// main
module main(clk, buttons, init_cells, leds, rgb, cols, rows);
Size in the first run: about 80 flip-flops, roughly 12000 µm² of cells after synthesis.
clock: 2.97 ns
lec_check: 0
cap_margin: 10
cell_pad_in_sites_detail_placement: 0
core_aspect_ratio: 1.23
core_margin: 2
core_utilization: 72
cts_cluster_diameter: 232
cts_cluster_size: 15
hold_slack_margin: -0.08
setup_slack_margin: 0.02
slew_margin: 20
run.sh (not shown) runs the stock make flow with config.mk's settings and CLKGATE_MAP_FILE=.
The first run reached the layout checks and failed them: setup timing.
Next try:
CAP_MARGIN = 20   (was 10)
CELL_PAD_IN_SITES_DETAIL_PLACEMENT = unset   (was 0)
CORE_ASPECT_RATIO = unset   (was 1.23)
CORE_UTILIZATION = 40   (was 72)
CTS_CLUSTER_DIAMETER = unset   (was 232)
CTS_CLUSTER_SIZE = unset   (was 15)
HOLD_SLACK_MARGIN = unset   (was -0.08)
PLACE_DENSITY = 0.6   (was unset)
SETUP_SLACK_MARGIN = unset   (was 0.02)
clock period = 7.0 ns   (was 2.97 ns; I/O delays follow)
Outcome: This time the run completed without violations. Cell count rose by 1.3%. Routed wire length fell by 33%. Cell area drops by 10%. Worst setup slack gets better by 2.7 ns. Via count came out lower by 21%. Count of clock-buffer cells in the layout came out lower by 2.


Starting RTL as in the previous note.
Settings: LEC_CHECK=0, ABC_AREA=1, CAP_MARGIN=20, CORE_MARGIN=2, CORE_UTILIZATION=72, CTS_CLUSTER_DIAMETER=92, CTS_CLUSTER_SIZE=13, PLACE_DENSITY_LB_ADDON=0.27, SETUP_SLACK_MARGIN=-0.01, SLEW_MARGIN=20; clock period 5.7 ns.
==> next run, changes <==
ABC_AREA = default   (was 1)
CORE_UTILIZATION = 65   (was 72)
CTS_CLUSTER_DIAMETER = default   (was 92)
CTS_CLUSTER_SIZE = default   (was 13)
PLACE_DENSITY_LB_ADDON = default   (was 0.27)
SETUP_SLACK_MARGIN = default   (was -0.01)
clock period = 5.4 ns   (was 5.7 ns; I/O delays follow)
The changed run ran to the end with no violations.
Synthesized cell count fell by 11%.
Global-route usage fell by 5.8 points.
Core utilization fell by 8.1 points.
Routed wire length fell by 11%.


Setup of run a:
main again, from the RTL that the note above started with.
clock: 4.7 ns
lec_check: 0
cap_margin: 20
core_aspect_ratio: 0.5
core_margin: 2
core_utilization: 72
cts_cluster_diameter: 396
cts_cluster_size: 99
place_density: 0.36
setup_slack_margin: -0.47
slew_margin: 20
tns_end_percent: 10
The flow did not stop early for run a: all stages ran, and the layout cleared the timing, design-rule and antenna checks.
The inputs of run b differ from those of run a as listed below.
Settings: CORE_ASPECT_RATIO removed (was 0.5); TNS_END_PERCENT removed (was 10); SETUP_SLACK_MARGIN removed (was -0.47); CTS_CLUSTER_SIZE removed (was 99); CTS_CLUSTER_DIAMETER changed from 396 to 104; PLACE_DENSITY changed from 0.36 to 0.6; the clock period (ns, I/O delays scaled along) changed from 4.7 to 2.94.
Going from run a to run b, minimum setup slack after placement went down 1.13 ns; cell area rose by about 14%.
Every run in run b and run a closed cleanly, with the single exception of run b.
Status run b: flow complete, layout not clean - negative setup slack
Filler cell count on run b is down relative to run a.
Higher global-route met1 utilization among run b and run a: run b
The die of run b is smaller than the one used in run a.
Compared with run a, run b shows a area of placed instances that is about 6% higher.
In the metrics for run b and run a, the one carrying the lower wire length is run a.


## oak
Starting RTL as in the previous note.
make LEC_CHECK=0 CAP_MARGIN=15 CELL_PAD_IN_SITES_GLOBAL_PLACEMENT=1 CORE_ASPECT_RATIO=1.19 CORE_MARGIN=7 CORE_UTILIZATION=43 GPL_ROUTABILITY_DRIVEN=0 GPL_TIMING_DRIVEN=0 PLACE_DENSITY_LB_ADDON=0.24 SLEW_MARGIN=30 TNS_END_PERCENT=35 finish   # period 4.28 ns
oak reached the end of the flow, and the finished layout is clean on the timing, design-rule and antenna checks.
Input-level comparison between pine and oak:
- a deleted TNS_END_PERCENT that had been 35
- a change of SLEW_MARGIN from 30 to 20
- an added CTS_CLUSTER_SIZE of 41
- a deleted CELL_PAD_IN_SITES_GLOBAL_PLACEMENT that had been 1
- a deleted GPL_TIMING_DRIVEN that had been 0
- a change of CAP_MARGIN from 15 to 20
- a change of CORE_UTILIZATION from 43 to 70
- a deleted PLACE_DENSITY_LB_ADDON that had been 0.24
- a change of CORE_MARGIN from 7 to 2
- a deleted GPL_ROUTABILITY_DRIVEN that had been 0
- a deleted CORE_ASPECT_RATIO that had been 1.19
- a change of the clock period (ns, I/O delays scaled along) from 4.28 to 3.28
- Re total half-perimeter wirelength after legalization and detailed placement: oak was higher than pine.
- The launch point of the worst path comes out x[0] in one run and x[1] in the other, namely in oak and pine respectively.
- Critical-path cell with the highest stage delay: clkinv_1 -> oak, mux4_1 -> pine
- What oak reported for wire length on met1 has to be multiplied by 0.856 to get the figure for pine.
- Diff oak -> pine: fraction of the core area covered by cells at the end of the flow now sits higher; number of placed instances, taps included now sits lower.
- Re smallest setup slack after layout: oak was higher than pine.
- [diff] final area, pine relative to oak: regression
- Relative to oak, the final wirelength of pine is lower by 7.6%.
- Tally of non-filler cells in the final layout ended up 110 lower on pine than on oak.
- Of pine and oak, it is pine that has the lower layout clock buffer count.
- Die height came out lower on pine than on oak.
Input changes introduced in birch (baseline for comparison: pine):
- PLACE_DENSITY_LB_ADDON now 0.28, previously not set
- CTS_CLUSTER_DIAMETER now 43, previously not set
- SETUP_SLACK_MARGIN now 0.45, previously not set
Findings:
- Per the final summary, pine finished and its layout is clean on timing, DRC and antenna.
- global routing: birch exited with error
- Horizontal die dimension came out exactly the same in birch and pine.
- Lower post-CTS setup buffer count was reported by pine, not birch.
- Looking at birch and pine, the synthesized chip area reported by yosys is a wash.
- Going from pine to birch, number of placed instances, taps included shrank by 7, count of cells resized by post-cts repair saw an increase, mux cell area share after synthesis saw little to no change.
- birch — global placement routability congestion 0.052 higher, pine as reference
- Between birch and pine, it is birch whose total cell area at the placement stage is lower, by 0.42%.
### birch -> maple
- CTS_CLUSTER_DIAMETER removed (was 43)
- ABC_AREA newly set to 1
- CORE_UTILIZATION changed from 70 to 40
- CTS_CLUSTER_SIZE removed (was 41)
- PLACE_DENSITY newly set to 0.6
- PLACE_DENSITY_LB_ADDON removed (was 0.28)
- SETUP_SLACK_MARGIN removed (was 0.45)
- the clock period (ns, I/O delays scaled along) changed from 3.28 to 7.65
## What came out
- In maple the simple-gate share of the synthesized area turned out 7.6 points higher than in birch.
- In the tables for maple and birch, area fraction in compound gates reads lower with maple.
- Between birch and maple, the share of the synthesized netlist area taken by xor and xnor gates does not differ in any meaningful way.
- Synthesized cell count (higher): maple
- maple | stages: all done | timing, DRC, antenna: all pass
- On register area share after synthesis, maple and birch are basically level.
- Row number of library cell types mapped by synthesis: maple lower / birch higher
- [maple] synthesized area fell about 0.5% relative to birch
- Re row count: maple is 16 up on birch.
Modified inputs, cedar compared to maple
- putting GPL_TIMING_DRIVEN at 1 where nothing was set
- putting SETUP_SLACK_MARGIN at -0.22 where nothing was set
- swapping 20 for 35 in CAP_MARGIN
- swapping 1 for 0 in ABC_AREA
- swapping 2 for 9 in CORE_MARGIN
Notes after the runs:
cedar finished every step from synthesis to the final layout, and the layout passed the timing, design-rule and antenna checks. Relative to maple, number of core rows decreased by 1.6% in cedar. The total global routing track utilization reported for cedar is smaller than that of maple by 2.5 points. The higher setup slack after layout came out of maple. Global-route wire length before repair: maple vs cedar — no meaningful difference. Between cedar and maple, the difference in critical path depth is negligible.
